Setup of wip/sierra:
## PWM_duty_cycle
module PWM_duty_cycle (
    input clk,            
    input rst,            
    input pwm_in,         
    output reg [7:0] duty_cycle   
);
    reg [15:0] high_count, total_count;   
    reg pwm_prev;        
    reg update_flag;     
    reg first_period;    
    always @(posedge clk or posedge rst) begin
        if (rst) begin
            high_count <= 0;
            total_count <= 0;
            duty_cycle <= 0;
            pwm_prev <= 0;
            update_flag <= 0;
            first_period <= 1;   
        end else begin
            total_count <= total_count + 1;
            if (pwm_in) high_count <= high_count + 1;
            if (pwm_prev && ~pwm_in) begin
                if (!first_period && total_count > 0) begin
                    duty_cycle <= (high_count * 100) / total_count;   
                end
                first_period <= 0;   
                high_count <= 0;
                total_count <= 0;
            end
            pwm_prev <= pwm_in;   
        end
    end
endmodule
Size in the first run: ~7100 cells after synthesis, ~11 I/O pins, ~42000 um^2 of cells after synthesis.
make LEC_CHECK=0 ABC_AREA=1 CAP_MARGIN=10 CORE_MARGIN=2 CORE_UTILIZATION=71 CTS_CLUSTER_DIAMETER=342 CTS_CLUSTER_SIZE=34 HOLD_SLACK_MARGIN=-0.1 MAX_ROUTING_LAYER=met4 PLACE_DENSITY=0.63 SLEW_MARGIN=20 finish   # period 61.4 ns
run.sh (not shown) runs the stock make flow with config.mk's settings and CLKGATE_MAP_FILE=.
Status(wip/sierra) = ERROR, stage = global routing (5_1_grt)
Relative to wip/sierra, the following input files were edited for wip/juniper:
==> flow/config.mk <==
export PLATFORM = sky130hd
export DESIGN_NAME = PWM_duty_cycle
export DESIGN_NICKNAME = PWM_duty_cycle
export VERILOG_FILES = /design/flow/design.v
export SDC_FILE = /design/flow/constraint.sdc
export NUM_CORES = 4
export LEC_CHECK = 0
export CAP_MARGIN = 20
export CORE_MARGIN = 2
export CORE_UTILIZATION = 40
export SLEW_MARGIN = 20
==> flow/constraint.sdc <==
create_clock -name core_clock -period 104.0 [get_ports {clk}]
set_input_delay 20.8000 -clock core_clock [delete_from_list [all_inputs] [get_ports {clk}]]
set_output_delay 20.8000 -clock core_clock [all_outputs]
set_load 0.01 [all_outputs]
[diff] synthesized area, wip/juniper relative to wip/sierra: improvement. Summary of wip/juniper over wip/sierra: net count after synthesis now sits lower; area of the core now sits higher; Yosys chip area now sits lower. wip/juniper finished end to end and its layout was clean on timing, DRC and antenna. Total cells reported by yosys after synthesis, wip/juniper vs wip/sierra: down by more than 10%. Changes observed in wip/juniper relative to wip/sierra: floorplan die height went up 29%, adder and majority cell fraction of the synthesized area went up 0.81 points, worst slack at placement went up 0.82 ns.
## Diff of input files: wip/cedar against wip/juniper
-- flow/config.mk --
<<< wip/juniper, line 8
>>> wip/cedar, line 8
export ABC_AREA = 1
<<< wip/juniper, line 10
export CORE_UTILIZATION = 40
>>> wip/cedar, line 11
export CORE_UTILIZATION = 72
==> flow/constraint.sdc <==
create_clock -name core_clock -period 111.0 [get_ports {clk}]
set_input_delay 22.2000 -clock core_clock [delete_from_list [all_inputs] [get_ports {clk}]]
set_output_delay 22.2000 -clock core_clock [all_outputs]
set_load 0.01 [all_outputs]
==> results <==
wip/cedar vs wip/juniper: first-pass GRT wire length down by a few percent. Sort wip/juniper and wip/cedar by count of cells along the worst register-to-register path desc -> top: wip/juniper. Summary — final period demand of the worst path, wip/cedar relative to wip/juniper: lower, by 12.60 ns. Cell count: wip/cedar higher than wip/juniper. Between wip/juniper and wip/cedar, worst hold slack is higher for wip/juniper, wip/cedar comes in under that. Of wip/cedar and wip/juniper, it is wip/cedar that has the lower number of ordinary and repair buffers in the finished layout.
## Diff of input files: wip/harbor against wip/cedar
-- flow/config.mk --
<<< wip/cedar, line 8
export ABC_AREA = 1
>>> wip/harbor, line 8
<<< wip/cedar, line 11
export CORE_UTILIZATION = 72
>>> wip/harbor, line 10
export CORE_UTILIZATION = 40
==> flow/constraint.sdc <==
create_clock -name core_clock -period 110.0 [get_ports {clk}]
set_input_delay 22.0000 -clock core_clock [delete_from_list [all_inputs] [get_ports {clk}]]
set_output_delay 22.0000 -clock core_clock [all_outputs]
set_load 0.01 [all_outputs]
## What came out
- For post-placement cell count, dividing the value from wip/harbor by the value from wip/cedar gives 0.870.
- Compared with wip/cedar, wip/harbor shows synthesized area divided by synthesized cell count higher by about 20%.
- Comparing wip/cedar and wip/harbor, the higher non-clock buffer count is on wip/harbor.
- wip/harbor vs wip/cedar on minimum setup slack among reg-to-reg paths: wip/harbor is the lower one.
- Sort wip/cedar and wip/harbor by overall track demand over capacity in global routing asc -> top: wip/harbor
- Area of the die: wip/harbor worse than wip/cedar
- Mux contribution to synthesized area, wip/cedar and wip/harbor: higher on wip/harbor
- Changes observed in wip/harbor relative to wip/cedar: pin count of the biggest net entering global routing dropped 2.

* * *

Setup of job 3469:
Starting RTL as in the previous note.
export LEC_CHECK = 0
export ABC_AREA = 1
export CAP_MARGIN = 20
export CELL_PAD_IN_SITES_DETAIL_PLACEMENT = 0
export CELL_PAD_IN_SITES_GLOBAL_PLACEMENT = 0
export CORE_MARGIN = 2
export CORE_UTILIZATION = 24
export CTS_CLUSTER_DIAMETER = 156
export CTS_CLUSTER_SIZE = 43
export GPL_TIMING_DRIVEN = 0
export MIN_ROUTING_LAYER = met1
export PLACE_DENSITY_LB_ADDON = 0.09
export SETUP_SLACK_MARGIN = 0.82
export SLEW_MARGIN = 20
export TNS_END_PERCENT = 5
create_clock -name core_clock -period 62.0 [get_ports {clk}]
Layout checks on job 3469: not met. Flow itself completed; violations: negative setup slack.
> inputs changed (job 3469 -> job 8821)
- GPL_TIMING_DRIVEN: 0 -> unset
- CTS_CLUSTER_DIAMETER: 156 -> unset
- ABC_AREA: 1 -> unset
[summary]
Re total cell area at the placement stage: job 3469 was lower than job 8821.
Final net count, job 8821 and job 3469: higher on job 8821
Going from job 3469 to job 8821, the sequential share of layout area was found to have gone down by 0.34 points.
Relative to job 3469, worst setup slack after layout decreased by 18.24 ns in job 8821.
Compared job 8821 vs job 3469, and met3 routing resource usage after global routing is up in job 8821.
Shortest period the worst path allows: job 8821 vs job 3469 up 18.24 ns
On global-route met1 utilization, the higher figure sits with job 8821, not job 3469.
Each of job 3469 and job 8821 falls short of a clean finish.
[job 8821] flow finished | final checks: failed | reasons: negative setup slack
Changes in job 2747 relative to job 8821:
- CELL_PAD_IN_SITES_GLOBAL_PLACEMENT removed (was 0)
- CELL_PAD_IN_SITES_DETAIL_PLACEMENT removed (was 0)
- MIN_ROUTING_LAYER removed (was met1)
- TNS_END_PERCENT removed (was 5)
- SETUP_SLACK_MARGIN removed (was 0.82)
- PLACE_DENSITY_LB_ADDON removed (was 0.09)
- CTS_CLUSTER_SIZE removed (was 43)
- CORE_UTILIZATION changed from 24 to 63
- the clock period (ns, I/O delays scaled along) changed from 62.0 to 111.0
Findings:
Both conditions hold for job 2747: the flow ran to the end and the final layout passed the timing, DRC and antenna checks.
Of the two values seen for launching instance or port of the critical path, high_count[11] was produced by job 8821 and high_count[2] by job 2747.
Job 2747 does worse than job 8821 on post-route minimum period.
Diff job 2747..job 8821 | simple-gate share of the synthesized area | unchanged
Job 2747 does better than job 8821 on core outline area.
Delta (job 2747 minus job 8821): final cell count shrank by 4146, die boundary width shrank by about 40%, DRC marker count from the first detailed-route iteration saw an increase, hold slack level.
Compared with job 8821, job 2747 shows a higher global placement routability congestion.
Taking job 8821 as the reference, in job 2747 setup slack increased 31.52 ns; final count of negative-setup-slack endpoints decreased 8.
## Diff of input files: job 2809 against job 2747
- SETUP_SLACK_MARGIN newly set to 4.88
- CORE_UTILIZATION changed from 63 to 40
- the clock period (ns, I/O delays scaled along) changed from 111.0 to 104.0
### Flow results
Job 2809: final setup slack of the worst path higher than job 2747. Diff job 2747 and job 2809: share of the core filled with cells lower in job 2809. Going from job 2747 to job 2809, wire length of the first global-routing pass higher; final cell count higher; peak fanout along the critical path lower. Delta (job 2809 minus job 2747): final design instance area without fill went up by 7.3%; number of signal-net buffers in the layout went up by 165.
